## flow/design.v

```verilog
module ws2812b(
    input logic clk, 
    input logic rst,
    input logic serial_in, 
    input logic transmit, 
    output logic ws2812b_out, 
    output logic shift
);
    localparam IDLE = 1'b0;
    localparam TRANSMITTING = 1'b1;
    localparam T0_CYCLE_COUNT = 4'd5;
    localparam T1_CYCLE_COUNT = 4'd10;
    localparam MAX_CYCLE_COUNT = 4'd15;
    logic state;
    logic [3:0] cycle_count;
    logic bit_being_sent;
    always_ff @(posedge clk) begin
        if (rst) begin
            state <= IDLE;
            cycle_count <= 4'd0;
            bit_being_sent <= 1'b0;
        end
        else begin
        unique case (state)
            IDLE:
                if (transmit == 1'b1) begin
                    state <= TRANSMITTING;
                    cycle_count <= 4'd0;
                    bit_being_sent <= serial_in;
                end
            TRANSMITTING:
                if (transmit == 1'b0) begin
                    state <= IDLE;
                end
                else if (cycle_count == MAX_CYCLE_COUNT - 1) begin
                    cycle_count <= 4'd0;
                    bit_being_sent <= serial_in;
                end
                else begin
                    cycle_count <= cycle_count + 1;
                end
        endcase
        end
    end
    always_comb begin
        if (state == TRANSMITTING)
            if (bit_being_sent == 1'b0)
                ws2812b_out = (cycle_count < T0_CYCLE_COUNT);
            else
                ws2812b_out = (cycle_count < T1_CYCLE_COUNT);
        else
            ws2812b_out = 1'b0;
    end
    assign shift = (state == TRANSMITTING) && (cycle_count == 4'd0);
endmodule
module controller (
    input logic clk, 
    input logic rst,
    output logic load_sreg, 
    output logic transmit_pixel, 
    output logic [5:0] pixel, 
    output logic [4:0] frame
);
    localparam TRANSMIT_FRAME       = 1'b0;
    localparam IDLE                 = 1'b1;
    localparam [2:0] READ_CH_VALS   = 3'b001;
    localparam [2:0] LOAD_SREG      = 3'b010;
    localparam [2:0] TRANSMIT_PIXEL = 3'b100;
    localparam [8:0] TRANSMIT_CYCLES    = 9'd360;        
    localparam [19:0] IDLE_CYCLES       = 20'd2000;      
    logic state;
    logic next_state;
    logic [2:0] transmit_phase;
    logic [2:0] next_transmit_phase;
    logic [5:0] pixel_counter;
    logic [4:0] frame_counter;
    logic [8:0] transmit_counter;
    logic [19:0] idle_counter;
    logic transmit_pixel_done;
    logic idle_done;
    assign transmit_pixel_done = (transmit_counter == TRANSMIT_CYCLES - 1);
    assign idle_done = (idle_counter == IDLE_CYCLES - 1);
    always_ff @(posedge clk) begin
        if (rst) begin
            state <= TRANSMIT_FRAME;
            transmit_phase <= READ_CH_VALS;
        end
        else begin
            state <= next_state;
            transmit_phase <= next_transmit_phase;
        end
    end
    always_comb begin
        next_state = 1'bx;
        unique case (state)
            TRANSMIT_FRAME:
                if ((pixel_counter == 6'd63) && (transmit_pixel_done))
                    next_state = IDLE;
                else
                    next_state = TRANSMIT_FRAME;
            IDLE:
                if (idle_done)
                    next_state = TRANSMIT_FRAME;
                else
                    next_state = IDLE;
        endcase
    end
    always_comb begin
        next_transmit_phase = READ_CH_VALS;
        if (state == TRANSMIT_FRAME) begin
            case (transmit_phase)
                READ_CH_VALS:
                    next_transmit_phase = LOAD_SREG;
                LOAD_SREG:
                    next_transmit_phase = TRANSMIT_PIXEL;
                TRANSMIT_PIXEL:
                    next_transmit_phase = transmit_pixel_done ? READ_CH_VALS : TRANSMIT_PIXEL;
            endcase
        end
    end
    always_ff @(posedge clk) begin
        if (rst) begin
            pixel_counter <= 6'd0;
        end
        else if ((state == TRANSMIT_FRAME) && transmit_pixel_done) begin
            pixel_counter <= pixel_counter + 1;
        end
    end
    always_ff @(posedge clk) begin
        if (rst) begin
            frame_counter <= 5'd0;
        end
        else if (idle_done) begin
            frame_counter <= frame_counter + 1;
        end
    end
    always_ff @(posedge clk) begin
        if (rst) begin
            transmit_counter <= 9'd0;
        end
        else if (transmit_phase == TRANSMIT_PIXEL) begin
            transmit_counter <= transmit_counter + 1;
        end
        else begin
            transmit_counter <= 9'd0;
        end
    end
    always_ff @(posedge clk) begin
        if (rst) begin
            idle_counter <= 20'd0;
        end
        else if (state == IDLE) begin
            idle_counter <= idle_counter + 1;
        end
        else begin
            idle_counter <= 20'd0;
        end
    end
    assign pixel = pixel_counter;
    assign frame = frame_counter;
    assign load_sreg = (transmit_phase == LOAD_SREG);
    assign transmit_pixel = (transmit_phase == TRANSMIT_PIXEL);
endmodule
module game_of_life #(
    parameter [63:0] INIT_GRID = 64'hFFFF_FFFF_FFFF_FFFF
)(
    input  logic clk,
    input  logic rst,
    input  logic tick,          
    input  logic load,          
    input  logic load_bit,
    output logic [63:0] grid_out
);
    logic [63:0] grid;
    logic [63:0] next_grid;
    logic [63:0] north, south, east, west;
    logic [63:0] ne, nw, se, sw;
    logic [3:0] neighbors [63:0];
    integer i;
    always_comb begin
        for (i = 0; i < 64; i = i + 1) begin
            north[i] = grid[(((i / 8) + 1) % 8) * 8 + (i % 8)];
            south[i] = grid[(((i / 8) + 7) % 8) * 8 + (i % 8)];
            east[i]  = grid[(i / 8) * 8 + ((i % 8) + 1) % 8];
            west[i]  = grid[(i / 8) * 8 + ((i % 8) + 7) % 8];
            ne[i]    = grid[(((i / 8) + 1) % 8) * 8 + ((i % 8) + 1) % 8];
            nw[i]    = grid[(((i / 8) + 1) % 8) * 8 + ((i % 8) + 7) % 8];
            se[i]    = grid[(((i / 8) + 7) % 8) * 8 + ((i % 8) + 1) % 8];
            sw[i]    = grid[(((i / 8) + 7) % 8) * 8 + ((i % 8) + 7) % 8];
        end
        for (i = 0; i < 64; i = i + 1) begin
            neighbors[i] = north[i] + south[i] + east[i] + west[i] +
                           ne[i] + nw[i] + se[i] + sw[i];
        end
        for (i = 0; i < 64; i = i + 1) begin
            if (grid[i])
                next_grid[i] = (neighbors[i] == 2 || neighbors[i] == 3);
            else
                next_grid[i] = (neighbors[i] == 3);
        end
    end
    always_ff @(posedge clk) begin
        if (rst)
            grid <= INIT_GRID;
        else if (load)
            grid <= {load_bit, grid[63:1]};
        else if (tick)
            grid <= next_grid;
    end
    assign grid_out = grid;
endmodule
module top (
    input  logic clk,
    input  logic rst,
    input  logic load,
    input  logic [2:0] load_rgb,
    output logic _48b
);
    logic [5:0] pixel;
    logic load_sreg, transmit_pixel, shift;
    logic ws_out;
    logic [7:0] red_data, green_data, blue_data;
    logic [23:0] shift_reg;
    logic [23:0] div_counter;
    logic tick;
    always_ff @(posedge clk) begin
        if (rst) begin
            div_counter <= 0;
            tick <= 1'b0;
        end else if (div_counter == 24'd29_999) begin  
            div_counter <= 0;
            tick <= 1'b1;
        end else begin
            div_counter <= div_counter + 1;
            tick <= 1'b0;
        end
    end
    logic [63:0] red_grid, green_grid, blue_grid;
    localparam [63:0] RED_INIT   = 64'b11100000_00000000_00000000_00000000_00000000_00000000_00000000_00000000;  
    localparam [63:0] GREEN_INIT = 64'b00000000_00011100_00000000_00000000_00000000_00000000_00000000_00000000;  
    localparam [63:0] BLUE_INIT  = 64'b00000000_00000000_00000111_00000000_00000000_00000000_00000000_00000000;  
    game_of_life #(.INIT_GRID(RED_INIT))   u_red_gol   (.clk(clk), .rst(rst), .tick(tick), .load(load), .load_bit(load_rgb[2]), .grid_out(red_grid));
    game_of_life #(.INIT_GRID(GREEN_INIT)) u_green_gol (.clk(clk), .rst(rst), .tick(tick), .load(load), .load_bit(load_rgb[1]), .grid_out(green_grid));
    game_of_life #(.INIT_GRID(BLUE_INIT))  u_blue_gol  (.clk(clk), .rst(rst), .tick(tick), .load(load), .load_bit(load_rgb[0]), .grid_out(blue_grid));
    always_comb begin
        red_data   = {8{red_grid[pixel]}};
        green_data = {8{green_grid[pixel]}};
        blue_data  = {8{blue_grid[pixel]}};
    end
    controller u_ctrl (
        .clk(clk),
        .rst(rst),
        .load_sreg(load_sreg),
        .transmit_pixel(transmit_pixel),
        .pixel(pixel),
        .frame()
    );
    ws2812b u_ws (
        .clk(clk),
        .rst(rst),
        .serial_in(shift_reg[23]),
        .transmit(transmit_pixel),
        .ws2812b_out(ws_out),
        .shift(shift)
    );
    always_ff @(posedge clk) begin
        if (load_sreg)
            shift_reg <= {green_data, red_data, blue_data};  
        else if (shift)
            shift_reg <= {shift_reg[22:0], 1'b0};
    end
    assign _48b = ws_out;
endmodule
```

## flow/run.sh

```bash
#!/bin/bash
# the make line also repeats each setting of config.mk as NAME=value (left out here)
make -C /OpenROAD-flow-scripts/flow DESIGN_CONFIG=/design/flow/config.mk WORK_HOME=/design/flow/orfs CLKGATE_MAP_FILE= finish
```

## flow/config.mk

```make
export PLATFORM = sky130hd
export DESIGN_NAME = top
export DESIGN_NICKNAME = top
export VERILOG_FILES = /design/flow/design.v
export SDC_FILE = /design/flow/constraint.sdc
export NUM_CORES = 4
export LEC_CHECK = 0
export CAP_MARGIN = 20
export CORE_MARGIN = 2
export CORE_UTILIZATION = 71
export SLEW_MARGIN = 20
```

## flow/constraint.sdc

```tcl
create_clock -name core_clock -period 4.73 [get_ports {clk}]
set_input_delay 0.9460 -clock core_clock [delete_from_list [all_inputs] [get_ports {clk}]]
set_output_delay 0.9460 -clock core_clock [all_outputs]
set_load 0.01 [all_outputs]
```

==> results_slide.txt, run 1 <==
Physical Implementation Snapshot

Hold path
  – Hold_sp: u_ctrl.transmit_phase[0]$_DFF_P_
  – Hold WC Path Type: flop to flop
  – Min-Delay Path Depth: 1
  – Hold EP: u_ctrl.transmit_phase[2]$_DFF_P_

Pwr
  – Switching power: 1.777 mW
  – Main power group: clock
  – Cell Pwr Density: 132.5 mW/mm^2
  – P_leak: 22.66 nW
  – Combinational Power Share: 0.085
  – Comb. pwr: 0.542 mW
  – Worst vdd ir: between 200 and 250 uV
  – Flop pwr share: 0.394
  – Clock share of power: 0.522
  – Seq pwr: about 2.5 mW
  – Switch share: 0.2769
  – Clock group power: 3.35 mW
  – Internal: around 4.6 mW

Worst setup path
  – Worst Path Required: between 5 and 6 ns
  – Worst setup path class: flop to flop
  – Maximum fanout along the worst path: 8
  – R2R setup slack: 1.08 ns
  – Delay-heaviest family, CP: adder cells
  – Cell mode on critical path: fa_1
  – Max stage delay on crit path: approximately 0.7 ns
  – Crit path buf inv count: 3
  – Startpoint types: flop
  – Crit-path cells: inv_1, fa_1, fa_1, inv_1, fa_1, inv_1, fa_1, a211oi_1, mux2i_1, o21ai_0, a22oi_1, nor2_1
  – CP max-delay cell: dfxtp_1
  – Crit Reg-Reg Endpoint: u_red_gol.grid[21]$_SDFFE_PP0P_
  – Crit path launch: u_red_gol.grid[20]$_SDFFE_PP0P_
  – RR Startpoint: u_red_gol.grid[20]$_SDFFE_PP0P_
  – CP endpoint: u_red_gol.grid[21]$_SDFFE_PP0P_
  – Cell depth of the worst flop-to-flop path: 12
  – Arr. time, crit path: about 4.2 ns
  – Number of cells on the critical path: 12
  – Crit. End Element: flop

Global route
  – First-pass GRT wire length: 190.4 mm
  – Largest net degree at the start of global routing: 112
  – Total GRT Usage: 0.3634
  – Grt ovf: 0
  – Initial antenna violation count: 0
  – Vias in the first global route: 36250

Logic synthesis
  – Synth top area cells: fa_1 (33%), ha_1 (16%), dfxtp_1 (11%), inv_1 (11%), nor2_1 (4.8%)
  – Post-synthesis adder-cell area fraction: 0.4917
  – Syn_area_per_cell: 8.985 um^2
  – Chip area estimate from yosys synthesis: between 0.04 and 0.05 mm^2
  – EDFF count, synth: 24
  – Basic Gates by Area: 0.09184
  – Floorplan Nets: 6476
  – #FFs+latches synth: 286
  – Mapped Area: 0.04602 mm^2
  – Synth Area in XOR/XNOR: 0.008944
  – Most common cell in the netlist: inv_1
  – Cells after Synth: 5122
  – Leading area contributor after synthesis: fa_1
  – Yosys Warn Count: 9
  – Top-area cell share: 0.3341
  – Multiplexer share: 0.04092
  – Ys flop type: dfxtp_1
  – Synth cell count leaders: inv_1 (1356), fa_1 (768), nor2_1 (586)
  – Yosys aoi share: 0.1132
  – Cell variety after synth: 60
  – # Cells Yosys: 5122
  – Synth async-reset ratio: 0
  – Top comb family, area: adder cells
  – Synth Seq Share: 0.1296

Floorplan
  – Die area: roughly 0.067 mm^2
  – Pre-Place Util: 0.7165
  – Rows: 93
  – Die Wd: 258.6 um
  – Die Span Y: 258.6 um
  – I/O pin cnt: 7
  – Core area: roughly 0.064 mm^2

CTS
  – Total clock sinks: 286
  – Clock slew at reported path FFs: 0.06 ns
  – Setup Buffers After CTS: 0
  – Htree depth: 2
  – Post_cts resized: 0
  – CTS Buffer Depth: 3
  – Hold_buf cts: 0
  – CTS tree: built
  – Clock insertion delay at the later pin of the skew report: 0.60 ns
  – Clk Tree Root Cell: clkbuf_16
  – Inserted Clock Buffers: 40

Final timing
  – Slew headroom: 0.2953
  – Peak Freq: 0.2739 GHz
  – Max-slew violation count: 0
  – Final Worst Setup Slack: 1.079 ns
  – RSZ-0062 raised after global routing: false
  – Period utilization: 0.7720
  – Fin Setup TNS: 0 ns
  – Tmin final: 3.651 ns
  – Hold Vio Cnt, Final: 0
  – Final setup fails: 0
  – Clk_skew: 0.02523 ns
  – Tightest Pin Transition: approximately 1.1 ns

Job
  – Tool Warnings: 30
  – Max-Cap Viols: 0

Cells and area
  – Non-Filler Instances: between 5000 and 6000
  – MI comb area: between 0.03 and 0.04 mm^2
  – Storage cell area: 0.005976 mm^2
  – Fin util: 0.7537
  – Nets: ~6400
  – # fillers: 4775
  – Layout area overhead: 5.195%

Run status
  – Outcome: timing/DRC/antenna clean

Route
  – Total iterations of the first detailed-routing run: 6
  – Vias per inst: between 5 and 6
  – Final WL: approximately 120 mm
  – DRC: 0
  – ANT nets after route: 0
  – Drt wl/cell: 19.37 um
  – Diode count: 0
  – Vias: about 35000
  – Initial DRC count: 2716

Placement
  – PortBufs: 6
  – Detailed placement HPWL: 88.34 mm
  – Dpl cells: 5884
  – Dpl ws: 1.126 ns
  – Routability Congestion: 0.9148
-- stage by stage --
stage                     cell area (um^2)  total power, mW  hold slack [ns]
final                                48410            6.416           0.4461
after global routing                 48410            6.636           0.4518
after CTS                            48410            6.467           0.4534
after detailed placement             46990            3.118           0.4379
after global placement               46990            3.091           0.4328
after floorplan                      46020            2.958           0.4057
-- metal layers --
metal,part of all wire,track usage,routed length (um)
met1,0.41,0.4883,47730
met5,0,0,0
met3,0.077,0.05790,8877
met4,0.040,0.1366,4619
met2,0.47,0.5987,54140
-- cell type report --
| class | instances | share of cell area |
|---|---|---|
| multi-input combinational | 3336 | 0.7098 |
| tap | 855 | 0.02210 |
| clock inverter | 17 | 0.005298 |
| sequential | 286 | 0.1234 |
| timing repair buffer | 50 | 0.01005 |
| clock buffer | 55 | 0.02414 |
| inverter | 1357 | 0.1052 |
==> run 2, diff against run 1 <==
- ABC_AREA: unset -> 1
- CELL_PAD_IN_SITES_DETAIL_PLACEMENT: unset -> 2
- CELL_PAD_IN_SITES_GLOBAL_PLACEMENT: unset -> 3
- CORE_ASPECT_RATIO: unset -> 0.64
- CORE_MARGIN: 2 -> 6
- CORE_UTILIZATION: 71 -> 34
- CTS_CLUSTER_SIZE: unset -> 81
- GPL_ROUTABILITY_DRIVEN: unset -> 0
- HOLD_SLACK_MARGIN: unset -> 0.27
- MAX_ROUTING_LAYER: unset -> met5
- PLACE_DENSITY_LB_ADDON: unset -> 0.24
- SETUP_SLACK_MARGIN: unset -> -0.25
- SLEW_MARGIN: 20 -> 0
- clock period: 4.73 -> 5.49 ns (I/O delays scaled with it)
==> run 2 against run 1 <==
Compared with the run above:
- critical path depth is the same
- largest power group is now combinational logic
- clock skew grew 0.017 ns
- critical path type unchanged
- cell count grew 25%
==> results_slide.txt, run 2 <==
Physical Implementation Snapshot

Final timing
  – Max-slew violation count: 0
  – Fin Setup TNS: 0 ns
  – Clk_skew: 0.04269 ns
  – Final setup fails: 0
  – RSZ-0062 raised after global routing: false
  – Period utilization: 0.6998
  – Tmin final: 3.842 ns
  – Final Worst Setup Slack: about 1.6 ns
  – Tightest Pin Transition: 1.026 ns
  – Hold Vio Cnt, Final: 0
  – Slew headroom: 0.3150
  – Peak Freq: ~0.26 GHz

Logic synthesis
  – Cell variety after synth: 45
  – #FFs+latches synth: 286
  – Syn_area_per_cell: 8.211 um^2
  – Mapped Area: 0.04659 mm^2
  – Yosys Warn Count: 9
  – EDFF count, synth: 24
  – # Cells Yosys: 5674
  – Yosys aoi share: 0.1221
  – Synth async-reset ratio: 0
  – Leading area contributor after synthesis: fa_1
  – Cells after Synth: 5674
  – Synth cell count leaders: inv_1 (1538), nand2_1 (984), fa_1 (768)
  – Chip area estimate from yosys synthesis: roughly 0.047 mm^2
  – Basic Gates by Area: 0.1215
  – Multiplexer share: 0
  – Ys flop type: dfxtp_1
  – Synth Area in XOR/XNOR: 0.003196
  – Floorplan Nets: 7028
  – Most common cell in the netlist: inv_1
  – Synth top area cells: fa_1 (33%), ha_1 (16%), inv_1 (12%), dfxtp_1 (11%), nand2_1 (7.9%)
  – Post-synthesis adder-cell area fraction: 0.4858
  – Top-area cell share: 0.3300
  – Top comb family, area: adder cells
  – Synth Seq Share: 0.1281

Global route
  – Largest net degree at the start of global routing: 109
  – Met2 Use GR: 0.3615
  – Total GRT Usage: 0.2333
  – Grt ovf: 0
  – First-pass GRT wire length: 264.6 mm
  – Initial antenna violation count: 3
  – Grt peak-use layer: met2
  – Met1 GRT Util: 0.3613
  – Vias in the first global route: 43260
  – GR Util met3: 0.02291

CTS
  – Clock insertion delay at the later pin of the skew report: 0.66 ns
  – Hold_buf cts: 0
  – Clock slew at reported path FFs: 0.07 ns
  – Post_cts resized: 0
  – Htree depth: 2
  – CTS tree: built
  – Inserted Clock Buffers: around 43
  – Total clock sinks: 286
  – Clk Tree Root Cell: clkbuf_16
  – Setup Buffers After CTS: 0
  – CTS Buffer Depth: 3

Route
  – Vias: 37930
  – Vias per inst: roughly 5.1
  – Total iterations of the first detailed-routing run: 5
  – DRC: 0
  – Diode count: 0
  – Drt wl/cell: around 23 um
  – Final WL: 168.0 mm
  – Initial DRC count: 1773
  – ANT nets after route: 0

Floorplan
  – I/O pin cnt: 7
  – Die Wd: 474.7 um
  – Die Span Y: 308.1 um
  – Core area: 0.1357 mm^2
  – Pre-Place Util: 0.3434
  – Rows: 108
  – Die area: approximately 0.15 mm^2

Worst setup path
  – Maximum fanout along the worst path: 6
  – Startpoint types: flop
  – Crit. End Element: flop
  – Crit-path cells: inv_1, fa_1, fa_1, inv_1, fa_1, inv_1, fa_1, a21oi_1, o21ai_0, nand2_1, a21oi_1, a211oi_1
  – Crit Reg-Reg Endpoint: u_red_gol.grid[12]$_SDFFE_PP0P_
  – Max stage delay on crit path: just over 0.6 ns
  – Crit path buf inv count: 3
  – CP endpoint: u_red_gol.grid[12]$_SDFFE_PP0P_
  – Worst Path Required: 6.02 ns
  – Cell depth of the worst flop-to-flop path: 12
  – Crit path launch: u_red_gol.grid[3]$_SDFFE_PP0P_
  – Cell mode on critical path: fa_1
  – R2R setup slack: 1.65 ns
  – Delay-heaviest family, CP: adder cells
  – CP max-delay cell: dfxtp_1
  – Number of cells on the critical path: 12
  – Arr. time, crit path: around 4.4 ns
  – Worst setup path class: flop to flop
  – RR Startpoint: u_red_gol.grid[3]$_SDFFE_PP0P_

Pwr
  – Final Total Pwr: between 10 and 15 mW
  – Flop pwr share: 0.236
  – P_leak: 24.64 nW
  – Comb. pwr: roughly 5.3 mW
  – Worst vdd ir: 211.2 uV
  – Internal: between 5 and 6 mW
  – Clock share of power: 0.274
  – Seq pwr: 2.53 mW
  – Clock group power: approximately 2.9 mW
  – Switching power: 4.772 mW
  – Main power group: combinational logic
  – Combinational Power Share: 0.490
  – Cell Pwr Density: about 220 mW/mm^2
  – Switch share: 0.4449

Hold path
  – Hold WC Path Type: flop to flop
  – Hold EP: u_ctrl.transmit_phase[2]$_DFF_P_
  – Hold_sp: u_ctrl.transmit_phase[0]$_DFF_P_
  – Min-Delay Path Depth: 2

Cells and area
  – Layout area overhead: 6.964%
  – Fin util: 0.3673
  – # fillers: between 15000 and 20000
  – Nets: roughly 7000
  – Non-Filler Instances: 7441

Run status
  – Outcome: timing/DRC/antenna clean

Placement
  – PortBufs: 6
  – Detailed placement HPWL: 129.9 mm
  – Dpl cells: 7367
  – Dpl ws: 1.665 ns

Job
  – Max-Cap Viols: 0
  – Tool Warnings: 28
[run 2: per-layer routing]
layer	up-vias	routed length (um)
met3	108	5440
li1	17480	-
met2	449	71720
met1	19900	89020
met5	-	0
met4	0	1846
[run 2: final cells by class]
| type | instances | area [um^2] | share of cell area |
|---|---|---|---|
| sequential | 286 | 5977 | 0.1199 |
| inverter | 1543 | 5814 | 0.1167 |
| tap | 1815 | 2271 | 0.04557 |
| multi-input combinational | 3695 | 34140 | 0.6850 |
| timing repair buffer | 28 | 269.0 | 0.005398 |
| clock inverter | 23 | 249.0 | 0.004996 |
| clock buffer | 51 | 1116 | 0.02240 |
[run 2: through the flow]
| step | cell area, um^2 | hold WS, ns |
|---|---|---|
| after floorplan | 46590 | 0.3935 |
| after global placement | 48450 | 0.4022 |
| after detailed placement | 48470 | 0.4192 |
| after CTS | 49830 | 0.4416 |
| after global routing | 49830 | 0.4529 |
| final | 49830 | 0.4350 |
==> run 3, diff against run 2 <==
- ABC_AREA: 1 -> 0
- CAP_MARGIN: 20 -> 10
- CELL_PAD_IN_SITES_DETAIL_PLACEMENT: 2 -> unset
- CELL_PAD_IN_SITES_GLOBAL_PLACEMENT: 3 -> unset
- CORE_ASPECT_RATIO: 0.64 -> unset
- CORE_MARGIN: 6 -> 2
- CORE_UTILIZATION: 34 -> 72
- CTS_CLUSTER_DIAMETER: unset -> 88
- CTS_CLUSTER_SIZE: 81 -> 31
- HOLD_SLACK_MARGIN: 0.27 -> unset
- MAX_ROUTING_LAYER: met5 -> unset
- PLACE_DENSITY: unset -> 0.37
- PLACE_DENSITY_LB_ADDON: 0.24 -> unset
- SETUP_SLACK_MARGIN: -0.25 -> 0.39
- SLEW_MARGIN: 0 -> 20
- clock period: 5.49 -> 3.22 ns (I/O delays scaled with it)
==> run 3 against run 2 <==
Compared with the run above:
- now fails the layout checks on negative setup slack
- critical path type unchanged
- die size decreased by 55%
- register-to-register slack got worse by 1.7 ns
- worst setup slack got worse by 1.7 ns
- largest power group is now clock
==> results_slide.txt, run 3 <==
Physical Implementation Snapshot

Worst setup path
  – Maximum fanout along the worst path: 6
  – Max stage delay on crit path: about 0.5 ns
  – Crit path buf inv count: 4
  – CP max-delay cell: fa_1
  – CP endpoint: u_blue_gol.grid[41]$_SDFFE_PP1P_
  – Number of cells on the critical path: 13
  – Arr. time, crit path: 3.87 ns
  – Worst setup path class: flop to flop
  – Cell depth of the worst flop-to-flop path: 13
  – Crit-path cells: buf_4, ha_1, inv_1, fa_1, fa_1, inv_1, fa_2, inv_1, fa_2, a2111oi_2, a21oi_1, o21ai_1, a221o_1
  – Startpoint types: flop
  – R2R setup slack: -0.08 ns
  – Crit. End Element: flop
  – Crit Reg-Reg Endpoint: u_blue_gol.grid[41]$_SDFFE_PP1P_
  – Delay-heaviest family, CP: adder cells
  – Crit path launch: u_blue_gol.grid[33]$_SDFFE_PP0P_
  – RR Startpoint: u_blue_gol.grid[33]$_SDFFE_PP0P_
  – Worst Path Required: 3.79 ns
  – Cell mode on critical path: inv_1

CTS
  – CTS tree: built
  – Clk Tree Root Cell: clkbuf_16
  – Htree depth: 1
  – CTS Buffer Depth: 3
  – Clock slew at reported path FFs: 0.11 ns
  – Total clock sinks: between 200 and 300
  – Inserted Clock Buffers: 31
  – Clock insertion delay at the later pin of the skew report: about 0.68 ns

Pwr
  – Combinational Power Share: 0.111
  – Seq pwr: 3.57 mW
  – P_leak: 25.13 nW
  – Worst vdd ir: 352.0 uV
  – Cell Pwr Density: 162.6 mW/mm^2
  – Switch share: 0.3435
  – Flop pwr share: 0.396
  – Clock share of power: 0.493
  – Main power group: clock
  – Internal: 5.920 mW
  – Comb. pwr: 1.00 mW
  – Switching power: 3.098 mW
  – Final Total Pwr: 9.018 mW
  – Clock group power: 4.44 mW

Run status
  – Violated checks: negative setup slack
  – Outcome: complete, but fails checks

Route
  – Final WL: about 140 mm
  – Total iterations of the first detailed-routing run: 8
  – Vias: 39510
  – Drt wl/cell: 21.77 um
  – Initial DRC count: 3629
  – ANT nets after route: 0
  – DRC: 0
  – Vias per inst: 6.148

Logic synthesis
  – Basic Gates by Area: 0.09184
  – Post-synthesis adder-cell area fraction: 0.4917
  – EDFF count, synth: 24
  – Cell variety after synth: 60
  – Floorplan Nets: 6476
  – Syn_area_per_cell: between 8 and 9 um^2
  – Synth Seq Share: 0.1296
  – Mapped Area: roughly 0.046 mm^2
  – Yosys Warn Count: 9
  – Leading area contributor after synthesis: fa_1
  – Most common cell in the netlist: inv_1
  – Yosys aoi share: 0.1132
  – Synth cell count leaders: inv_1 (1356), fa_1 (768), nor2_1 (586)
  – # Cells Yosys: around 5000
  – Synth async-reset ratio: 0
  – Synth Area in XOR/XNOR: 0.008944
  – Chip area estimate from yosys synthesis: around 0.046 mm^2
  – Top-area cell share: 0.3341
  – Cells after Synth: about 5100
  – Ys flop type: dfxtp_1
  – #FFs+latches synth: between 200 and 300
  – Top comb family, area: adder cells
  – Multiplexer share: 0.04092
  – Synth top area cells: fa_1 (33%), ha_1 (16%), dfxtp_1 (11%), inv_1 (11%), nor2_1 (4.8%)

Cells and area
  – Layout area overhead: 20.51%
  – # fillers: 3082
  – Fin util: 0.8792
  – Nets: between 6000 and 7000
  – Design Area, Final: 0.05546 mm^2

Final timing
  – Max-slew violation count: 0
  – Final setup fails: 12
  – RSZ-0062 raised after global routing: true
  – Tmin final: approximately 3.3 ns
  – Tightest Pin Transition: 0.8064 ns
  – Peak Freq: around 0.3 GHz
  – Period utilization: 1.024
  – Hold Vio Cnt, Final: 0
  – Clk_skew: just over 0.05 ns
  – Worst hold margin: around 0.45 ns
  – Slew headroom: 0.4579
  – Final Worst Setup Slack: -0.07785 ns

Global route
  – Largest net degree at the start of global routing: ~130
  – Initial antenna violation count: 1
  – Grt ovf: 0
  – Vias in the first global route: 38820
  – Total GRT Usage: 0.3963
  – First-pass GRT wire length: 204.8 mm

Floorplan
  – Rows: about 90
  – Pre-Place Util: 0.7296
  – I/O pin cnt: 7
  – Core area: 0.06308 mm^2
  – Die area: 0.06596 mm^2
  – Die Wd: 256.8 um
  – Die Span Y: between 200 and 300 um

Placement
  – Placed cell area: 0.04939 mm^2
  – Detailed placement HPWL: 95.91 mm
  – PortBufs: 6

Hold path
  – Hold WC Path Type: flop to flop
  – Hold EP: u_ctrl.transmit_phase[2]$_DFF_P_
  – Hold_sp: u_ctrl.transmit_phase[0]$_DFF_P_
  – Min-Delay Path Depth: 1

Job
  – Max-Cap Viols: 0
  – Tool Warnings: 34
-- run 3: per-layer routing --
layer,global-route usage,part of all wire,vias up
met5,0,0.000093,-
met4,0.1786,0.069,2
met3,0.05565,0.094,679
met2,0.6664,0.47,2210
met1,0.5123,0.36,19480
li1,-,-,17140
-- run 3: repair_timing --
action / in CTS / in global routing
setup endpoints to repair: 208 / 217
hold buffers: 0 / 0
pin swaps: 56 / 259
buffers inserted: 113 / 196
resized: 264 / 567
-- run 3: layout make-up --
| type | instances | area (um^2) | area share |
|---|---|---|---|
| Multi-Input combinational cell | 3336 | 36740 | 0.6624 |
| Sequential cell | 286 | 6655 | 0.1200 |
| Inverter | 1357 | 5246 | 0.09459 |
| Timing Repair Buffer | 543 | 4466 | 0.08052 |
| Tap cell | 846 | 1059 | 0.01909 |
| Clock buffer | 32 | 779.5 | 0.01405 |
| Clock inverter | 26 | 518.0 | 0.009340 |
| Antenna cell | 1 | 2.502 | 0.00004512 |
-- run 3: per-stage QoR --
step,setup slack [ns],setup TNS [ns],cells
detailed placement,-0.1132,-0.3086,6059
global route,-0.1681,-3.958,6426
CTS,0.07323,0,6230
floorplan,0.3121,0,5122
finish,-0.07785,-0.4579,6427
global placement,0.05874,0,6059
==> run 4, diff against run 3 <==
- ABC_AREA: 0 -> 1
- CAP_MARGIN: 10 -> 0
- CELL_PAD_IN_SITES_GLOBAL_PLACEMENT: unset -> 3
- CORE_ASPECT_RATIO: unset -> 0.64
- CORE_MARGIN: 2 -> 4
- CORE_UTILIZATION: 72 -> 54
- CTS_CLUSTER_DIAMETER: 88 -> 276
- CTS_CLUSTER_SIZE: 31 -> 30
- GPL_TIMING_DRIVEN: unset -> 0
- HOLD_SLACK_MARGIN: unset -> 0.15
- MIN_ROUTING_LAYER: unset -> met2
- PLACE_DENSITY: 0.37 -> unset
- PLACE_DENSITY_LB_ADDON: unset -> 0.11
- SETUP_SLACK_MARGIN: 0.39 -> unset
- SLEW_MARGIN: 20 -> 15
- clock period: 3.22 -> 4.31 ns (I/O delays scaled with it)
==> run 4 against run 3 <==
Compared with the run above:
- the flow now stops in 3_1_place_gp_skip_io
- area after synthesis up 1.2%
- die size rose by 38%
- synthesized cell count is 11% higher
==> results_slide.txt, run 4 <==
Implementation Results

Logic synthesis
  – # Cells Yosys: roughly 5700
  – Yosys Warn Count: 9
  – Multiplexer share: 0
  – Floorplan Nets: 7028
  – Post-synthesis adder-cell area fraction: 0.4858
  – Leading area contributor after synthesis: fa_1
  – Ys flop type: dfxtp_1
  – Synth Seq Share: 0.1281
  – Top-area cell share: 0.3300
  – #FFs+latches synth: ~290
  – Synth Area in XOR/XNOR: 0.003196
  – Cells after Synth: approximately 5700
  – EDFF count, synth: 24
  – Synth top area cells: fa_1 (33%), ha_1 (16%), inv_1 (12%), dfxtp_1 (11%), nand2_1 (7.9%)
  – Yosys aoi share: 0.1221
  – Mapped Area: 0.04659 mm^2
  – Most common cell in the netlist: inv_1
  – Top comb family, area: adder cells
  – Synth async-reset ratio: 0
  – Chip area estimate from yosys synthesis: 0.04659 mm^2
  – Syn_area_per_cell: approximately 8 um^2
  – Synth cell count leaders: inv_1 (1538), nand2_1 (984), fa_1 (768)
  – Cell variety after synth: between 40 and 50
  – Basic Gates by Area: 0.1215

Floorplan
  – Rows: between 80 and 90
  – Die Wd: 375.2 um
  – Die area: 0.09116 mm^2
  – Core area: 0.08476 mm^2
  – Pre-Place Util: 0.5496
  – Die Span Y: ~240 um

Run status
  – Outcome: aborted with a tool error
  – Fail Step: 3_1_place_gp_skip_io
  – Stop err: [ERROR FLW-0024] Place density exceeds 1.0 (current PLACE_DENSITY_LB_ADDON =  0.11). Please check if the value of  PLACE_DENSITY_LB_ADDON is between 0 and 0.99.
==> run 5, diff against run 4 <==
- CTS_CLUSTER_SIZE: 30 -> 50
- HOLD_SLACK_MARGIN: 0.15 -> -0.08
- SLEW_MARGIN: 15 -> 20
==> run 5 against run 4 <==
Compared with the run above:
- the flow again stops in 3_1_place_gp_skip_io
- synthesized cell count did not move
- area after synthesis did not move
- die size did not move
==> results_slide.txt, run 5 <==
Implementation Results

Logic synthesis
  – Synth top area cells: fa_1 (33%), ha_1 (16%), inv_1 (12%), dfxtp_1 (11%), nand2_1 (7.9%)
  – EDFF count, synth: 24
  – Yosys aoi share: 0.1221
  – Cell variety after synth: 45
  – Synth Area in XOR/XNOR: 0.003196
  – Multiplexer share: 0
  – Yosys Warn Count: 9
  – Synth cell count leaders: inv_1 (1538), nand2_1 (984), fa_1 (768)
  – # Cells Yosys: 5674
  – Synth Seq Share: 0.1281
  – Top-area cell share: 0.3300
  – Chip area estimate from yosys synthesis: ~0.047 mm^2
  – Syn_area_per_cell: between 8 and 9 um^2
  – Leading area contributor after synthesis: fa_1
  – Ys flop type: dfxtp_1
  – #FFs+latches synth: approximately 290
  – Cells after Synth: roughly 5700
  – Top comb family, area: adder cells
  – Post-synthesis adder-cell area fraction: 0.4858
  – Floorplan Nets: 7028
  – Most common cell in the netlist: inv_1
  – Synth async-reset ratio: 0
  – Mapped Area: approximately 0.047 mm^2
  – Basic Gates by Area: 0.1215

Floorplan
  – Core area: 0.08476 mm^2
  – Rows: 85
  – Die Span Y: between 200 and 250 um
  – Die area: 0.09116 mm^2
  – Die Wd: 375.2 um
  – Pre-Place Util: 0.5496

Run status
  – Outcome: aborted with a tool error
  – Stop err: [ERROR FLW-0024] Place density exceeds 1.0 (current PLACE_DENSITY_LB_ADDON =  0.11). Please check if the value of  PLACE_DENSITY_LB_ADDON is between 0 and 0.99.
  – Fail Step: 3_1_place_gp_skip_io
==> run 6, diff against run 5 <==
- ABC_AREA: 1 -> 0
- CELL_PAD_IN_SITES_GLOBAL_PLACEMENT: 3 -> unset
- CORE_ASPECT_RATIO: 0.64 -> unset
- CORE_MARGIN: 4 -> 2
- CORE_UTILIZATION: 54 -> 72
- CTS_CLUSTER_DIAMETER: 276 -> 242
- CTS_CLUSTER_SIZE: 50 -> 13
- GPL_TIMING_DRIVEN: 0 -> unset
- HOLD_SLACK_MARGIN: -0.08 -> unset
- MIN_ROUTING_LAYER: met2 -> unset
- PLACE_DENSITY: unset -> 0.4
- PLACE_DENSITY_LB_ADDON: 0.11 -> unset
- SETUP_SLACK_MARGIN: unset -> 0.35
- clock period: 4.31 -> 3.54 ns (I/O delays scaled with it)
==> run 6 against run 5 <==
Compared with the run above:
- the run now finishes clean
- area after synthesis decreased by 1.2%
- die size decreased by 28%
- synthesized cell count is 9.7% lower
==> results_slide.txt, run 6 <==
Physical Implementation Snapshot

Run status
  – Outcome: timing/DRC/antenna clean

Pwr
  – Switch share: 0.3054
  – Clock group power: 2.79 mW
  – Combinational Power Share: 0.125
  – Cell Pwr Density: 128.6 mW/mm^2
  – Seq pwr: 3.26 mW
  – Internal: 4.805 mW
  – Worst vdd ir: 353.7 uV
  – Flop pwr share: 0.471
  – Final Total Pwr: between 6 and 7 mW
  – Clock share of power: 0.404
  – Comb. pwr: 0.867 mW
  – Main power group: registers
  – P_leak: 24.70 nW
  – Switching power: 2.113 mW

Route
  – Initial DRC count: 3506
  – Vias: 38060
  – ANT nets after route: 0
  – Diode count: 0
  – Final WL: 132.5 mm
  – Total iterations of the first detailed-routing run: 6
  – Drt wl/cell: 20.77 um
  – Vias per inst: 5.965
  – DRC: 0

Cells and area
  – MI comb area: 0.03575 mm^2
  – Nets: 6884
  – Fin util: 0.8530
  – Storage cell area: ~0.0066 mm^2
  – # fillers: between 3000 and 4000
  – Layout area overhead: 16.92%

CTS
  – Total clock sinks: approximately 290
  – CTS Buffer Depth: 3
  – Inserted Clock Buffers: 25
  – Htree depth: 1
  – Clock insertion delay at the later pin of the skew report: 0.62 ns
  – Clk Tree Root Cell: clkbuf_16
  – CTS tree: built
  – Clock slew at reported path FFs: ~0.08 ns

Logic synthesis
  – Top-area cell share: 0.3341
  – Most common cell in the netlist: inv_1
  – Ys flop type: dfxtp_1
  – Synth Seq Share: 0.1296
  – Synth top area cells: fa_1 (33%), ha_1 (16%), dfxtp_1 (11%), inv_1 (11%), nor2_1 (4.8%)
  – Top comb family, area: adder cells
  – Cells after Synth: 5122
  – Floorplan Nets: 6476
  – Leading area contributor after synthesis: fa_1
  – Cell variety after synth: 60
  – Mapped Area: 0.04602 mm^2
  – Syn_area_per_cell: approximately 9 um^2
  – Synth cell count leaders: inv_1 (1356), fa_1 (768), nor2_1 (586)
  – Synth Area in XOR/XNOR: 0.008944
  – #FFs+latches synth: 286
  – Yosys Warn Count: 9
  – EDFF count, synth: 24
  – # Cells Yosys: 5122
  – Synth async-reset ratio: 0
  – Multiplexer share: 0.04092
  – Post-synthesis adder-cell area fraction: 0.4917
  – Basic Gates by Area: 0.09184
  – Yosys aoi share: 0.1132
  – Chip area estimate from yosys synthesis: 0.04602 mm^2

Final timing
  – Peak Freq: approximately 0.3 GHz
  – Worst hold margin: 0.4591 ns
  – Max-slew violation count: 0
  – Clk_skew: 0.03115 ns
  – RSZ-0062 raised after global routing: true
  – Slew headroom: 0.3421
  – Hold Vio Cnt, Final: 0
  – Period utilization: 0.9493
  – Fin Setup TNS: 0 ns
  – Final setup fails: 0
  – Tmin final: 3.360 ns
  – Tightest Pin Transition: between 0.9 and 1 ns

Job
  – Tool Warnings: 32
  – Max-Cap Viols: 0

Worst setup path
  – Maximum fanout along the worst path: 4
  – Crit path buf inv count: 5
  – Worst setup path class: flop to flop
  – Crit Reg-Reg Endpoint: u_blue_gol.grid[57]$_SDFFE_PP0P_
  – Crit-path cells: buf_12, clkinvlp_4, buf_6, fa_1, fa_1, inv_2, fa_2, inv_1, fa_2, nor2b_1, a21oi_1, o21ai_1, a22oi_1, nor2_1
  – Number of cells on the critical path: 14
  – CP max-delay cell: fa_1
  – Cell depth of the worst flop-to-flop path: 14
  – Crit path launch: u_blue_gol.grid[0]$_SDFFE_PP0P_
  – RR Startpoint: u_blue_gol.grid[0]$_SDFFE_PP0P_
  – Delay-heaviest family, CP: adder cells
  – R2R setup slack: approximately 0.18 ns
  – Arr. time, crit path: between 3 and 4 ns
  – Crit. End Element: flop
  – CP endpoint: u_blue_gol.grid[57]$_SDFFE_PP0P_
  – Max stage delay on crit path: slightly above 0.5 ns
  – Startpoint types: flop
  – Worst Path Required: 4.01 ns

Floorplan
  – Die Wd: 256.8 um
  – Die Span Y: 256.8 um
  – I/O pin cnt: 7
  – Rows: between 90 and 100
  – Pre-Place Util: 0.7296
  – Core area: roughly 0.063 mm^2
  – Die area: 0.06596 mm^2

Hold path
  – Hold_sp: div_counter[0]$_SDFF_PP0_
  – Hold EP: div_counter[0]$_SDFF_PP0_
  – Min-Delay Path Depth: 1
  – Hold WC Path Type: flop to flop

Global route
  – Grt ovf: 0
  – Initial antenna violation count: 0
  – First-pass GRT wire length: 198.9 mm
  – Vias in the first global route: 37890
  – Total GRT Usage: 0.3839
  – Largest net degree at the start of global routing: 105

Placement
  – Detailed placement HPWL: 95.99 mm
  – PortBufs: 6
[run 6: routing by layer]
layer / global-route usage / vias up / routed length (um)
met5: 0 / - / 0
met4: 0.1600 / 0 / 7197
met3: 0.05803 / 466 / 11390
met2: 0.6336 / 1753 / 63260
met1: 0.5097 / 18790 / 50660
li1: - / 17050 / -
[run 6: cell type report]
cell class	instances	share of cell area
clock inverters	1	0.0003720
flip-flops and latches	286	0.1227
clock buffers	31	0.01204
multi-input cells	3336	0.6645
inverters	1357	0.09899
well taps	846	0.01967
repair buffers	524	0.08180
[run 6: stage by stage]
| step | std cells | instance area (um^2) | worst slack [ns] |
|---|---|---|---|
| floorplan | 5122 | 46020 | 0.3743 |
| global placement | 6076 | 48500 | 0.1932 |
| detailed placement | 6076 | 48500 | 0.05243 |
| CTS | 6156 | 49900 | 0.2683 |
| global route | 6381 | 53810 | 0.05441 |
| finish | 6381 | 53810 | 0.1796 |
[run 6: what timing repair did]
| action | in CTS | in global routing |
|---|---|---|
| setup buffers | 48 | 225 |
| gates cloned | 0 | 0 |
| resized | 189 | 819 |
| pin swaps | 1 | 277 |
| endpoints found under the setup margin | 183 | 208 |
| hold buffers | 0 | 0 |
==> run 7, diff against run 6 <==
- ABC_AREA: 0 -> 1
- CAP_MARGIN: 0 -> 30
- CTS_CLUSTER_DIAMETER: 242 -> 397
- CTS_CLUSTER_SIZE: 13 -> 14
- GPL_ROUTABILITY_DRIVEN: 0 -> unset
- HOLD_SLACK_MARGIN: unset -> -0.09
- PLACE_DENSITY: 0.4 -> unset
- PLACE_DENSITY_LB_ADDON: unset -> 0.23
- SETUP_SLACK_MARGIN: 0.35 -> -0.38
- SLEW_MARGIN: 20 -> 0
- clock period: 3.54 -> 5.55 ns (I/O delays scaled with it)
==> run 7 against run 6 <==
Compared with the run above:
- total power is 31% higher
- sequential power is 24% lower
- global-route usage is 1.7 points lower
- synthesized cell count is 11% higher
- area after synthesis is 1.2% higher
- critical endpoint is now u_blue_gol.grid[63]$_SDFFE_PP0P_
==> results_slide.txt, run 7 <==
Physical Implementation Snapshot

Logic synthesis
  – Post-synthesis adder-cell area fraction: 0.4858
  – Mapped Area: 0.04659 mm^2
  – Cells after Synth: 5674
  – Syn_area_per_cell: between 8 and 9 um^2
  – Synth Seq Share: 0.1281
  – EDFF count, synth: 24
  – Most common cell in the netlist: inv_1
  – Ys flop type: dfxtp_1
  – Top-area cell share: 0.3300
  – Synth top area cells: fa_1 (33%), ha_1 (16%), inv_1 (12%), dfxtp_1 (11%), nand2_1 (7.9%)
  – Synth Area in XOR/XNOR: 0.003196
  – Synth async-reset ratio: 0
  – Multiplexer share: 0
  – Leading area contributor after synthesis: fa_1
  – Yosys aoi share: 0.1221
  – Floorplan Nets: 7028
  – Chip area estimate from yosys synthesis: 0.04659 mm^2
  – # Cells Yosys: 5674
  – Synth cell count leaders: inv_1 (1538), nand2_1 (984), fa_1 (768)
  – Top comb family, area: adder cells
  – Yosys Warn Count: 9
  – Cell variety after synth: 45
  – #FFs+latches synth: 286
  – Basic Gates by Area: 0.1215

Worst setup path
  – Maximum fanout along the worst path: 10
  – Cell mode on critical path: fa_1
  – Crit Reg-Reg Endpoint: u_blue_gol.grid[63]$_SDFFE_PP0P_
  – Crit path buf inv count: 3
  – RR Startpoint: u_blue_gol.grid[7]$_SDFFE_PP0P_
  – Worst Path Required: ~6.0 ns
  – Delay-heaviest family, CP: adder cells
  – Arr. time, crit path: 4.19 ns
  – Cell depth of the worst flop-to-flop path: 12
  – Max stage delay on crit path: between 0.7 and 0.8 ns
  – CP max-delay cell: dfxtp_1
  – R2R setup slack: 1.85 ns
  – CP endpoint: u_blue_gol.grid[63]$_SDFFE_PP0P_
  – Crit-path cells: ha_1, inv_1, fa_1, fa_1, inv_1, fa_1, inv_1, fa_1, a21oi_1, o21ai_0, a21o_1, a21oi_1
  – Worst setup path class: flop to flop
  – Startpoint types: flop
  – Crit. End Element: flop
  – Number of cells on the critical path: 12
  – Crit path launch: u_blue_gol.grid[7]$_SDFFE_PP0P_

CTS
  – CTS Buffer Depth: 3
  – CTS tree: built
  – Clk Tree Root Cell: clkbuf_16
  – Clock slew at reported path FFs: 0.08 ns
  – Total clock sinks: 286
  – Clock insertion delay at the later pin of the skew report: 0.60 ns
  – Hold_buf cts: 0
  – Setup Buffers After CTS: 0
  – Post_cts resized: 0
  – Inserted Clock Buffers: 24
  – Htree depth: 1

Placement
  – Detailed placement HPWL: 88.36 mm
  – Routability Congestion: 0.9071
  – Dpl ws: 1.910 ns
  – Placed cell area: 0.04719 mm^2
  – PortBufs: 6

Route
  – Initial DRC count: 3282
  – Drt wl/cell: 18.40 um
  – ANT nets after route: 0
  – Vias: 37900
  – Total iterations of the first detailed-routing run: 5
  – Diode count: 0
  – DRC: 0
  – Final WL: 118.3 mm
  – Vias per inst: between 5 and 6

Floorplan
  – Core area: 0.06423 mm^2
  – Die area: 0.06676 mm^2
  – Rows: 93
  – Die Wd: around 260 um
  – Die Span Y: 258.4 um
  – Pre-Place Util: 0.7253
  – I/O pin cnt: 7

Final timing
  – Tmin final: about 3.7 ns
  – Clk_skew: around 0.038 ns
  – Peak Freq: 0.2701 GHz
  – Final setup fails: 0
  – Tightest Pin Transition: 1.079 ns
  – Fin Setup TNS: 0 ns
  – RSZ-0062 raised after global routing: false
  – Hold Vio Cnt, Final: 0
  – Worst hold margin: approximately 0.44 ns
  – Slew headroom: 0.2808
  – Max-slew violation count: 0
  – Final Worst Setup Slack: 1.848 ns
  – Period utilization: 0.6670

Hold path
  – Min-Delay Path Depth: 2
  – Hold_sp: u_ctrl.transmit_phase[0]$_DFF_P_
  – Hold WC Path Type: flop to flop
  – Hold EP: u_ctrl.transmit_phase[2]$_DFF_P_

Pwr
  – Cell Pwr Density: 188.8 mW/mm^2
  – Seq pwr: 2.47 mW
  – P_leak: between 20 and 25 nW
  – Clock share of power: 0.190
  – Switch share: 0.4447
  – Flop pwr share: 0.273
  – Main power group: combinational logic
  – Comb. pwr: 4.84 mW
  – Clock group power: 1.72 mW
  – Switching power: 4.016 mW
  – Combinational Power Share: 0.536
  – Internal: between 5 and 6 mW
  – Worst vdd ir: around 220 uV

Cells and area
  – Layout area overhead: 2.672%
  – Nets: 6926
  – Design Area, Final: 0.04783 mm^2

Global route
  – Total GRT Usage: 0.3671
  – Largest net degree at the start of global routing: around 180
  – Initial antenna violation count: 0
  – Vias in the first global route: 39420
  – First-pass GRT wire length: 196.7 mm
  – Grt ovf: 0

Run status
  – Outcome: timing/DRC/antenna clean

Job
  – Tool Warnings: 32
  – Max-Cap Viols: 0
## run 7: per-stage QoR
stage	total power, mW	cells	utilization
finish	9.031	6433	0.7447
floorplan	6.155	5674	-
global placement	6.944	6401	0.7346
detailed placement	7.313	6401	0.7346
CTS	9.018	6433	0.7447
global route	9.993	6433	0.7447
## run 7: per-layer routing
layer  wire length [um]  track usage
met1              46190       0.4714
met2              56280       0.6200
met5                  0            0
met4               5484       0.1556
met3              10390      0.05908
## run 7: layout make-up
type	instances	area (um^2)
multi-input combinational	3695	34130
tap	855	1070
clock inverter	2	25.02
fill	4839	16400
timing repair buffer	22	200.2
clock buffer	30	623.1
inverter	1543	5807
sequential	286	5974
==> run 8, diff against run 7 <==
- CAP_MARGIN: 30 -> 20
- CTS_CLUSTER_DIAMETER: 397 -> unset
- CTS_CLUSTER_SIZE: 14 -> 10
- HOLD_SLACK_MARGIN: -0.09 -> unset
- PLACE_DENSITY_LB_ADDON: 0.23 -> unset
- SETUP_SLACK_MARGIN: -0.38 -> 0.6
- SLEW_MARGIN: 0 -> 20
- clock period: 5.55 -> 3.38 ns (I/O delays scaled with it)
==> run 8 against run 7 <==
Compared with the run above:
- the layout now fails its checks (negative setup slack)
- die size unchanged
- maximum frequency up 8.9%
- non-clock buffer count up 396
- total power up 100%
- core utilization up 9.9 points
- clock power rose to 2.6 times the previous value
- final area up 13%
- critical endpoint is now u_red_gol.grid[33]$_SDFFE_PP0P_
==> results_slide.txt, run 8 <==
Physical Implementation Snapshot

Run status
  – Outcome: complete, but fails checks
  – Violated checks: negative setup slack

CTS
  – Clk Tree Root Cell: clkbuf_16
  – Htree depth: 2
  – Inserted Clock Buffers: about 42
  – CTS tree: built
  – CTS Buffer Depth: 3
  – Clock slew at reported path FFs: 0.06 ns
  – Clock insertion delay at the later pin of the skew report: between 0.6 and 0.7 ns
  – Hold_buf cts: 0
  – Total clock sinks: roughly 290

Global route
  – Grt ovf: 0
  – Largest net degree at the start of global routing: ~150
  – Total GRT Usage: 0.3975
  – First-pass GRT wire length: ~210 mm
  – Initial antenna violation count: 1
  – Vias in the first global route: 41430

Logic synthesis
  – Floorplan Nets: 7028
  – Post-synthesis adder-cell area fraction: 0.4858
  – Yosys aoi share: 0.1221
  – Multiplexer share: 0
  – Syn_area_per_cell: 8.211 um^2
  – Yosys Warn Count: 9
  – Synth Area in XOR/XNOR: 0.003196
  – Cells after Synth: about 5700
  – #FFs+latches synth: roughly 290
  – Leading area contributor after synthesis: fa_1
  – EDFF count, synth: 24
  – # Cells Yosys: around 5700
  – Synth async-reset ratio: 0
  – Synth top area cells: fa_1 (33%), ha_1 (16%), inv_1 (12%), dfxtp_1 (11%), nand2_1 (7.9%)
  – Synth Seq Share: 0.1281
  – Mapped Area: 0.04659 mm^2
  – Most common cell in the netlist: inv_1
  – Cell variety after synth: 45
  – Synth cell count leaders: inv_1 (1538), nand2_1 (984), fa_1 (768)
  – Ys flop type: dfxtp_1
  – Chip area estimate from yosys synthesis: around 0.047 mm^2
  – Basic Gates by Area: 0.1215
  – Top comb family, area: adder cells
  – Top-area cell share: 0.3300

Floorplan
  – Rows: 93
  – Die area: 0.06676 mm^2
  – Die Span Y: 258.4 um
  – Core area: roughly 0.064 mm^2
  – Die Wd: 258.4 um
  – Pre-Place Util: 0.7253
  – I/O pin cnt: 7

Worst setup path
  – Crit-path cells: ha_1, inv_1, fa_1, fa_1, inv_1, fa_2, inv_1, fa_1, a21oi_1, o21ai_1, nand2_1, a21oi_1, a211oi_1
  – Maximum fanout along the worst path: 3
  – Startpoint types: flop
  – Worst Path Required: about 3.9 ns
  – Worst setup path class: flop to flop
  – CP max-delay cell: fa_1
  – R2R setup slack: -0.02 ns
  – Crit path buf inv count: 3
  – Arr. time, crit path: about 4 ns
  – Cell depth of the worst flop-to-flop path: 13
  – Crit Reg-Reg Endpoint: u_red_gol.grid[33]$_SDFFE_PP0P_
  – Number of cells on the critical path: 13
  – Max stage delay on crit path: 0.53 ns
  – Crit. End Element: flop
  – CP endpoint: u_red_gol.grid[33]$_SDFFE_PP0P_
  – Delay-heaviest family, CP: adder cells
  – Crit path launch: u_red_gol.grid[25]$_SDFFE_PP0P_
  – RR Startpoint: u_red_gol.grid[25]$_SDFFE_PP0P_

Placement
  – Placed cell area: 0.04938 mm^2
  – Dpl ws: 0.01180 ns
  – Detailed placement HPWL: 93.71 mm
  – PortBufs: 6
  – Routability Congestion: 0.9113

Route
  – Drt wl/cell: 19.34 um
  – DRC: 0
  – Final WL: 133.0 mm
  – Vias per inst: 5.884
  – Total iterations of the first detailed-routing run: 9
  – Vias: 40450
  – Initial DRC count: 3838
  – ANT nets after route: 0

Hold path
  – Hold_sp: u_ctrl.transmit_phase[0]$_DFF_P_
  – Min-Delay Path Depth: 2
  – Hold WC Path Type: flop to flop
  – Hold EP: u_ctrl.transmit_phase[2]$_DFF_P_

Final timing
  – Final Worst Setup Slack: -0.01888 ns
  – Slew headroom: 0.2827
  – Peak Freq: just under 0.3 GHz
  – Max-slew violation count: 0
  – Period utilization: 1.006
  – Clk_skew: 0.04758 ns
  – RSZ-0062 raised after global routing: true
  – Final setup fails: 1
  – Tmin final: 3.399 ns
  – Hold Vio Cnt, Final: 0
  – Tightest Pin Transition: 1.076 ns
  – Worst hold margin: 0.4225 ns

Cells and area
  – MI comb area: 0.03590 mm^2
  – # fillers: 3873
  – Fin util: 0.8433
  – Storage cell area: approximately 0.0065 mm^2
  – Design Area, Final: ~0.054 mm^2
  – Layout area overhead: 16.26%
  – Nets: 7340

Pwr
  – Worst vdd ir: 367.2 uV
  – Clock group power: 4.48 mW
  – Flop pwr share: 0.218
  – Switch share: 0.4273
  – Comb. pwr: roughly 9.7 mW
  – Switching power: 7.724 mW
  – P_leak: 26.40 nW
  – Seq pwr: 3.94 mW
  – Cell Pwr Density: 333.7 mW/mm^2
  – Internal: 10.35 mW
  – Main power group: combinational logic
  – Clock share of power: 0.248
  – Combinational Power Share: 0.534

Job
  – Max-Cap Viols: 0
  – Tool Warnings: 40
run 8: cell type report:
class / instances / area share
clock buffer: 70 / 0.02229
inverter: 1543 / 0.1101
timing repair buffer: 418 / 0.06272
multi-input combinational: 3695 / 0.6628
clock inverter: 7 / 0.002310
tap: 855 / 0.01975
antenna: 1 / 0.00004620
sequential: 286 / 0.1200
run 8: per-layer routing:
layer | global-route usage | vias to the layer above | part of all wire
li1 | - | 18300 | -
met3 | 0.05820 | 463 | 0.091
met4 | 0.1583 | 0 | 0.045
met2 | 0.6707 | 2020 | 0.48
met1 | 0.5187 | 19670 | 0.39
met5 | 0 | - | 0
run 8: through the flow:
step / setup TNS (ns) / power, mW / std cells
4_1_cts: 0 / 17.27 / 6790
3_3_place_gp: 0 / 11.83 / 6581
5_1_grt: -0.5401 / 19.68 / 6874
2_1_floorplan: 0 / 10.29 / 5674
3_5_place_dp: 0 / 12.40 / 6581
6_report: -0.01888 / 18.08 / 6875
run 8: timing repair:
item	4_1_cts	5_1_grt
endpoints found under the setup margin	193	201
gates resized	320	383
buffers inserted	132	84
pin swaps	118	196
==> run 9, diff against run 8 <==
- ABC_AREA: 1 -> unset
- CAP_MARGIN: 20 -> 0
- CTS_CLUSTER_DIAMETER: unset -> 346
- CTS_CLUSTER_SIZE: 10 -> unset
- PLACE_DENSITY_LB_ADDON: unset -> 0.25
- SETUP_SLACK_MARGIN: 0.6 -> unset
- clock period: 3.38 -> 3.13 ns (I/O delays scaled with it)
==> run 9 against run 8 <==
Compared with the run above:
- the layout fails its checks (max-capacitance violations, max-slew violations, negative setup slack)
- first-iteration DRC count grew 96%
- total power down 46%
- combinational power down 88%
- sequential power down 6.1%
- hold slack improved by 0.023 ns
- critical path depth did not move
- critical path type unchanged
==> results_slide.txt, run 9 <==
Physical Implementation Snapshot

Logic synthesis
  – Basic Gates by Area: 0.09184
  – Cell variety after synth: 60
  – EDFF count, synth: 24
  – Cells after Synth: about 5100
  – Synth cell count leaders: inv_1 (1356), fa_1 (768), nor2_1 (586)
  – Mapped Area: 0.04602 mm^2
  – Multiplexer share: 0.04092
  – Top comb family, area: adder cells
  – Synth Area in XOR/XNOR: 0.008944
  – Post-synthesis adder-cell area fraction: 0.4917
  – Yosys aoi share: 0.1132
  – Syn_area_per_cell: 8.985 um^2
  – #FFs+latches synth: 286
  – # Cells Yosys: 5122
  – Yosys Warn Count: 9
  – Synth async-reset ratio: 0
  – Most common cell in the netlist: inv_1
  – Top-area cell share: 0.3341
  – Chip area estimate from yosys synthesis: around 0.046 mm^2
  – Synth top area cells: fa_1 (33%), ha_1 (16%), dfxtp_1 (11%), inv_1 (11%), nor2_1 (4.8%)
  – Synth Seq Share: 0.1296
  – Ys flop type: dfxtp_1
  – Floorplan Nets: ~6500
  – Leading area contributor after synthesis: fa_1

Worst setup path
  – CP max-delay cell: o21ai_1
  – Crit Reg-Reg Endpoint: u_blue_gol.grid[49]$_SDFFE_PP0P_
  – Maximum fanout along the worst path: 5
  – Crit-path cells: ha_1, inv_2, fa_1, fa_1, inv_1, fa_2, inv_1, fa_2, nor2_1, a31oi_1, o21ai_1, a22oi_1, nor2_1
  – Worst Path Required: 3.73 ns
  – Cell depth of the worst flop-to-flop path: 13
  – Delay-heaviest family, CP: adder cells
  – Max stage delay on crit path: 0.93 ns
  – Arr. time, crit path: 4.86 ns
  – Worst setup path class: flop to flop
  – Crit path launch: u_blue_gol.grid[41]$_SDFFE_PP1P_
  – Crit path buf inv count: 3
  – R2R setup slack: -1.13 ns
  – Crit. End Element: flop
  – Number of cells on the critical path: 13
  – CP endpoint: u_blue_gol.grid[49]$_SDFFE_PP0P_
  – Startpoint types: flop
  – RR Startpoint: u_blue_gol.grid[41]$_SDFFE_PP1P_

Run status
  – Outcome: complete, but fails checks
  – Violated checks: max-capacitance violations, max-slew violations, negative setup slack

Pwr
  – Worst vdd ir: 454.6 uV
  – P_leak: ~25 nW
  – Main power group: clock
  – Internal: roughly 6.7 mW
  – Seq pwr: 3.70 mW
  – Final Total Pwr: around 9.8 mW
  – Comb. pwr: 1.18 mW
  – Clock group power: 4.96 mW
  – Switching power: 3.153 mW
  – Switch share: 0.3207
  – Cell Pwr Density: 177.3 mW/mm^2
  – Combinational Power Share: 0.120
  – Flop pwr share: 0.376
  – Clock share of power: 0.504

Final timing
  – Clk_skew: 0.04354 ns
  – Worst hold margin: 0.4454 ns
  – Tmin final: 4.261 ns
  – Final Worst Setup Slack: -1.131 ns
  – Peak Freq: roughly 0.23 GHz
  – Tightest Pin Transition: about 1.5 ns
  – Period utilization: 1.361
  – Max-slew violation count: 1
  – Hold Vio Cnt, Final: 0
  – Final setup fails: between 150 and 200
  – RSZ-0062 raised after global routing: true
  – Slew headroom: -0.006583

Placement
  – Dpl ws: -0.2389 ns
  – Placed cell area: between 0.05 and 0.06 mm^2
  – PortBufs: 6
  – Detailed placement HPWL: 98.19 mm
  – Routability Congestion: 0.9361

Floorplan
  – Die Span Y: 256.8 um
  – Die Wd: ~260 um
  – Rows: between 90 and 100
  – I/O pin cnt: 7
  – Core area: 0.06308 mm^2
  – Pre-Place Util: 0.7296
  – Die area: 0.06596 mm^2

Cells and area
  – Layout area overhead: 20.50%
  – MI comb area: 0.03646 mm^2
  – Design Area, Final: 0.05546 mm^2
  – Fin util: 0.8792
  – # fillers: 2513
  – Storage cell area: about 0.0066 mm^2
  – Nets: ~7000

Global route
  – Initial antenna violation count: 17
  – First-pass GRT wire length: approximately 220 mm
  – Total GRT Usage: 0.4216
  – Vias in the first global route: 42770
  – Largest net degree at the start of global routing: about 100
  – Grt ovf: 0

Route
  – Final WL: 182.0 mm
  – DRC: 0
  – Drt wl/cell: ~28 um
  – Initial DRC count: around 7500
  – ANT nets after route: 0
  – Total iterations of the first detailed-routing run: 14
  – Vias per inst: around 7
  – Vias: 45370

Job
  – Max-Cap Viols: 1
  – Tool Warnings: 36

CTS
  – Htree depth: 2
  – Clock slew at reported path FFs: 0.06 ns
  – CTS tree: built
  – Total clock sinks: between 200 and 300
  – CTS Buffer Depth: 3
  – Clk Tree Root Cell: clkbuf_16
  – Inserted Clock Buffers: 40
  – Clock insertion delay at the later pin of the skew report: 0.69 ns

Hold path
  – Hold_sp: div_counter[0]$_SDFF_PP0_
  – Hold EP: div_counter[0]$_SDFF_PP0_
  – Min-Delay Path Depth: 1
  – Hold WC Path Type: flop to flop
run 9: per-layer routing:
metal / global-route usage / vias to the layer above / share of wire
li1: - / 17260 / -
met1: 0.4995 / 20970 / 0.29
met2: 0.6796 / 4794 / 0.42
met5: 0 / - / 0.0032
met3: 0.1008 / 2324 / 0.16
met4: 0.2957 / 24 / 0.12
run 9: repair_timing:
| action | CTS | global route |
|---|---|---|
| gates resized | 359 | 865 |
| pin swaps | 46 | 318 |
| setup endpoints to repair | 180 | 200 |
| hold buffers | 0 | 0 |
| buffers inserted | 26 | 104 |
run 9: final cells by class:
type / instances / area share
tap: 846 / 0.01909
clock buffer: 54 / 0.02026
clock inverter: 20 / 0.003159
antenna: 14 / 0.0006317
timing repair buffer: 585 / 0.08747
inverter: 1357 / 0.09340
multi-input combinational: 3336 / 0.6573
sequential: 286 / 0.1186
run 9: metrics by stage:
step	TNS, ns	cells
4_1_cts	-0.3561	6380
5_1_grt	-43.87	6486
3_3_place_gp	-1.165	6281
2_1_floorplan	0	5122
6_report	-29.58	6498
3_5_place_dp	-11.49	6281
==> run 10, diff against run 9 <==
- ABC_AREA: unset -> 0
- CAP_MARGIN: 0 -> 20
- CELL_PAD_IN_SITES_DETAIL_PLACEMENT: unset -> 2
- CELL_PAD_IN_SITES_GLOBAL_PLACEMENT: unset -> 1
- CORE_MARGIN: 2 -> 6
- CORE_UTILIZATION: 72 -> 49
- CTS_CLUSTER_DIAMETER: 346 -> unset
- CTS_CLUSTER_SIZE: unset -> 81
- GPL_ROUTABILITY_DRIVEN: unset -> 0
- HOLD_SLACK_MARGIN: unset -> 0.27
- PLACE_DENSITY_LB_ADDON: 0.25 -> unset
- SETUP_SLACK_MARGIN: unset -> -0.25
- clock period: 3.13 -> 10.0 ns (I/O delays scaled with it)
==> run 10 against run 9 <==
Compared with the run above:
- worst setup slack improved by 6.8 ns
- wire length about the same
- via count decreased by 16%
- sequential power decreased by 68%
- clock power decreased by 67%
- core utilization decreased by 35 points
- critical path type is now input pin to flop
- now clean on timing, DRC and antenna
- combinational power decreased by 74%
- non-clock buffer count decreased by 536
- register-to-register slack improved by 6.8 ns
==> results_slide.txt, run 10 <==
Physical Implementation Snapshot

Hold path
  – Min-Delay Path Depth: 1
  – Hold EP: u_ctrl.transmit_phase[2]$_DFF_P_
  – Hold WC Path Type: flop to flop
  – Hold_sp: u_ctrl.transmit_phase[0]$_DFF_P_

Cells and area
  – Nets: 6427
  – Non-Filler Instances: ~6400
  – Layout area overhead: 6.092%
  – Fin util: 0.5287

Logic synthesis
  – Synth cell count leaders: inv_1 (1356), fa_1 (768), nor2_1 (586)
  – # Cells Yosys: between 5000 and 6000
  – Basic Gates by Area: 0.09184
  – Synth Seq Share: 0.1296
  – Synth Area in XOR/XNOR: 0.008944
  – Top comb family, area: adder cells
  – Multiplexer share: 0.04092
  – Cell variety after synth: 60
  – Most common cell in the netlist: inv_1
  – Mapped Area: 0.04602 mm^2
  – #FFs+latches synth: ~290
  – Floorplan Nets: 6476
  – Yosys Warn Count: 9
  – EDFF count, synth: 24
  – Ys flop type: dfxtp_1
  – Synth async-reset ratio: 0
  – Post-synthesis adder-cell area fraction: 0.4917
  – Top-area cell share: 0.3341

Worst setup path
  – Crit path buf inv count: 3
  – Crit-path cells: buf_8, buf_12, buf_4, nor2_1, a22oi_1, nor2_1
  – R2R setup slack: 5.71 ns
  – Max stage delay on crit path: 0.77 ns
  – Worst setup path class: input pin to flop
  – Startpoint types: input pin
  – Arr. time, crit path: 4.78 ns
  – CP max-delay cell: buf_4
  – Worst Path Required: 10.47 ns
  – Crit. End Element: flop
  – Delay-heaviest family, CP: buffers and inverters
  – Cell mode on critical path: nor2_1
  – Crit Reg-Reg Endpoint: u_green_gol.grid[3]$_SDFFE_PP0P_
  – CP endpoint: u_blue_gol.grid[26]$_SDFFE_PP0P_
  – Crit path launch: load
  – RR Startpoint: u_green_gol.grid[10]$_SDFFE_PP0P_
  – Number of cells on the critical path: 6
  – Maximum fanout along the worst path: 156

Final timing
  – Tmin final: between 4 and 5 ns
  – Clk_skew: 0.05806 ns
  – Final setup fails: 0
  – RSZ-0062 raised after global routing: false
  – Period utilization: 0.4301
  – Tightest Pin Transition: 1.093 ns
  – Max-slew violation count: 0
  – Fin Setup TNS: 0 ns
  – Slew headroom: 0.2647
  – Hold Vio Cnt, Final: 0

Global route
  – Grt ovf: 0
  – Grt peak-use layer: met2
  – First-pass GRT wire length: approximately 280 mm
  – GR Util met3: 0.05538
  – Met2 Use GR: 0.6343
  – Total GRT Usage: 0.3559
  – Vias in the first global route: approximately 47000
  – Initial antenna violation count: 2

CTS
  – Htree depth: 2
  – Setup Buffers After CTS: 0
  – Clock slew at reported path FFs: 0.06 ns
  – Hold_buf cts: 0
  – CTS tree: built
  – Post_cts resized: 0
  – Clk Tree Root Cell: clkbuf_16
  – Clock insertion delay at the later pin of the skew report: ~0.67 ns

Route
  – Vias: 38320
  – Drt wl/cell: 28.68 um
  – Initial DRC count: between 2000 and 2500
  – Vias per inst: 6.034
  – Total iterations of the first detailed-routing run: 5
  – Final WL: around 180 mm

Floorplan
  – Core area: approximately 0.09 mm^2
  – Die area: 0.1014 mm^2
  – Die Wd: 318.5 um
  – Pre-Place Util: 0.4983
  – I/O pin cnt: 7
  – Die Span Y: around 320 um
  – Rows: 111

Placement
  – Detailed placement HPWL: 132.2 mm
  – PortBufs: 6
  – Dpl cells: 6271

Pwr
  – Switching power: between 0.9 and 1 mW
  – Internal: 2.203 mW
  – Main power group: clock
  – Cell Pwr Density: 64.61 mW/mm^2
  – Comb. pwr: 0.302 mW
  – Seq pwr: 1.20 mW
  – Clock group power: 1.65 mW
  – Flop pwr share: 0.380
  – Switch share: 0.3017
  – Clock share of power: 0.524
  – P_leak: about 23 nW
  – Final Total Pwr: 3.155 mW
  – Worst vdd ir: 121.4 uV
  – Combinational Power Share: 0.096

Job
  – Tool Warnings: 37

Run status
  – Outcome: timing/DRC/antenna clean
==> run 10: layout make-up <==
class	instances	area [um^2]
multi-input cells	3336	34360
inverters	1357	5094
flip-flops and latches	286	5976
diodes	1	2.502
clock inverters	22	244.0
well taps	1243	1555
repair buffers	49	417.9
fillers	9848	43530
clock buffers	56	1175
==> run 10: per-layer routing <==
metal | routed length, um | vias up
met2 | 92450 | 1319
met3 | 9394 | 643
li1 | - | 16140
met1 | 69710 | 20220
met5 | 19 | -
met4 | 10530 | 2
==> run 10: through the flow <==
stage	setup slack, ns	cell area, um^2	hold slack [ns]
after CTS	5.745	48820	0.4534
after global routing	5.672	48820	0.4718
after floorplan	6.792	46020	0.4057
final	5.699	48830	0.4471
after global placement	5.479	47410	0.4291
after detailed placement	5.300	47410	0.4295
Power and IR drop assume default switching activity.
